==> run a <==
## top_module
module top_module(
    input wire clk,
    input wire rst,
    input wire spi_mosi,
    input wire spi_cs_n,
    input wire mic_data_1,
    input wire mic_data_2,
    output wire [7:0] out,
    output wire pos,
    output wire neg
);
Settings: LEC_CHECK=0, CAP_MARGIN=20, CORE_MARGIN=2, CORE_UTILIZATION=72, CTS_CLUSTER_DIAMETER=355, CTS_CLUSTER_SIZE=29, GPL_ROUTABILITY_DRIVEN=0, MAX_ROUTING_LAYER=met5, MIN_ROUTING_LAYER=met1, SLEW_MARGIN=20; clock period 3.13 ns.
run.sh (not shown) runs the stock make flow with config.mk's settings and CLKGATE_MAP_FILE=.
==> run b (differences from run a) <==
- CELL_PAD_IN_SITES_DETAIL_PLACEMENT: not set -> 2
- CELL_PAD_IN_SITES_GLOBAL_PLACEMENT: not set -> 1
- CORE_MARGIN: 2 -> 9
- CTS_CLUSTER_DIAMETER: 355 -> not set
- CTS_CLUSTER_SIZE: 29 -> 11
- GPL_TIMING_DRIVEN: not set -> 0
- MAX_ROUTING_LAYER: met5 -> not set
- MIN_ROUTING_LAYER: met1 -> not set
- SLEW_MARGIN: 20 -> 25
- TNS_END_PERCENT: not set -> 10
==> flow/constraint.sdc (replaced) <==
create_clock -name core_clock -period 3.68 [get_ports {clk}]
set_input_delay 0.7360 -clock core_clock [delete_from_list [all_inputs] [get_ports {clk}]]
set_output_delay 0.7360 -clock core_clock [all_outputs]
set_load 0.01 [all_outputs]
==> run c (differences from run a) <==
- CELL_PAD_IN_SITES_DETAIL_PLACEMENT: not set -> 2
- CORE_MARGIN: 2 -> 9
- CORE_UTILIZATION: 72 -> 31
- CTS_CLUSTER_DIAMETER: 355 -> not set
- CTS_CLUSTER_SIZE: 29 -> 11
- GPL_TIMING_DRIVEN: not set -> 0
- HOLD_SLACK_MARGIN: not set -> 0.17
- MAX_ROUTING_LAYER: met5 -> not set
- MIN_ROUTING_LAYER: met1 -> not set
- SLEW_MARGIN: 20 -> 25
- TNS_END_PERCENT: not set -> 10
==> flow/constraint.sdc (replaced) <==
create_clock -name core_clock -period 5.49 [get_ports {clk}]
set_input_delay 1.0980 -clock core_clock [delete_from_list [all_inputs] [get_ports {clk}]]
set_output_delay 1.0980 -clock core_clock [all_outputs]
set_load 0.01 [all_outputs]
==> run d (differences from run a) <==
- CTS_CLUSTER_DIAMETER: 355 -> not set
- CTS_CLUSTER_SIZE: 29 -> 51
- GPL_ROUTABILITY_DRIVEN: 0 -> not set
- HOLD_SLACK_MARGIN: not set -> -0.04
- MAX_ROUTING_LAYER: met5 -> not set
- MIN_ROUTING_LAYER: met1 -> not set
- PLACE_DENSITY_LB_ADDON: not set -> 0.01
- SETUP_SLACK_MARGIN: not set -> 1.19
==> flow/constraint.sdc (replaced) <==
create_clock -name core_clock -period 4.12 [get_ports {clk}]
set_input_delay 0.8240 -clock core_clock [delete_from_list [all_inputs] [get_ports {clk}]]
set_output_delay 0.8240 -clock core_clock [all_outputs]
set_load 0.01 [all_outputs]
==> summary of the runs <==
Run c finished with timing, DRC and antenna clean. Run d completed with no timing, DRC or antenna violations. Run b did not get past 3_1_place_gp_skip_io (GPL-0301). Run a finished with negative setup slack left. Non-clock buffer count, highest first: run c, run a, run d. The lowest routed wire length belongs to run a, the highest to run c. Sequential share of layout area, lowest first: run c, run d, run a. Between run c and run a, the lower fmax is in run c (gap 26%, measured against run a). Cell count: run a is smaller than run c (20%). Utilization: run c < run a < run d. Setup slack, highest first: run d, run c, run a. Combinational power: run d is larger than run c (about 15%). Synthesized cell count is the same in run d and run b.

==> inputs of 06-15 <==
top_module again, from the RTL that the note above started with.
export LEC_CHECK = 0
export ABC_AREA = 1
export CAP_MARGIN = 20
export CORE_MARGIN = 2
export CORE_UTILIZATION = 71
export CTS_CLUSTER_DIAMETER = 231
export CTS_CLUSTER_SIZE = 14
export PLACE_DENSITY_LB_ADDON = 0.27
export SETUP_SLACK_MARGIN = -0.3
export SLEW_MARGIN = 20
create_clock -name core_clock -period 4.32 [get_ports {clk}]
==> 06-14 (differences from 06-15) <==
Settings changed: ABC_AREA 1 to unset, CORE_UTILIZATION 71 to 72, CTS_CLUSTER_DIAMETER 231 to unset, CTS_CLUSTER_SIZE 14 to unset, PLACE_DENSITY_LB_ADDON 0.27 to 0.01, SETUP_SLACK_MARGIN -0.3 to 1.19.
==> flow/constraint.sdc (replaced) <==
create_clock -name core_clock -period 4.12 [get_ports {clk}]
set_input_delay 0.8240 -clock core_clock [delete_from_list [all_inputs] [get_ports {clk}]]
set_output_delay 0.8240 -clock core_clock [all_outputs]
set_load 0.01 [all_outputs]
==> comparison <==
Cell count: 06-14 is smaller than 06-15 (about 3.4%).
06-14 passed the timing, DRC and antenna checks. 06-15 went through all stages and came out clean.
Between 06-15 and 06-14, the lower critical path depth is in 06-15 (gap 2).
Of 06-14 and 06-15, 06-15 has the higher hold slack (gap 0.025 ns).
Of 06-15 and 06-14, 06-15 has the higher first-iteration DRC count (gap about 33%, measured against 06-14).
In 06-14 the clock skew is higher than in 06-15, by 0.0011 ns.
In 06-14 the via count is lower than in 06-15, by 0.62%.
In sequential cell count, 06-14 and 06-15 do not differ.
In 06-15 the synthesized cell count is higher than in 06-14, by 6.7%.
In 06-15 the non-clock buffer count is lower than in 06-14, by 31.
Against 06-14, the clock power of 06-15 is smaller by about 28%.
==> figures <==
                                                                  06-14          06-15
Number of standard-cell rows in the floorplan                        71             72
Pwr per Cell Area                                         701.4 mW/mm^2  571.4 mW/mm^2
Met2 track demand over resource in global routing                0.4576         0.4385
Clock tree cell share of total cell area                        0.07176        0.04924
Number of fill cells                                              2,129          2,480
Non-clock buffer contribution to total cell area                0.03026        0.01936
Fraction of the core area occupied by cells at floorplan         0.7329         0.7144
Final estimated routing congestion in global placement           0.8176         0.8476
Complex-gate fraction of the synthesized area                   0.03274        0.04257
Register-to-Register Path Depth                                      15             13
Flop pwr share                                                    0.376          0.444
Wire length the detailed router placed on met1                23,170 um      22,380 um
Tool warnings                                                        38             39
Fmax                                                          262.9 MHz      284.5 MHz
Half-perimeter wire length after placement                    29,050 um      29,960 um
Power Total                                                    21.86 mW       16.84 mW
Unrepaired setup endpoints after global routing                    true          false
Period Utilization, post-route                                   0.9231         0.8137
Routed wire length on met3                                      1880 um        1779 um
Tally of non-filler cells in the final layout                     3,501          3,623
Outcome                                no timing/DRC/antenna violations  no timing/DRC/antenna violations
Post-CTS setup repair buffer count                                   18              0
Power is estimated from default activity; no workload was simulated.
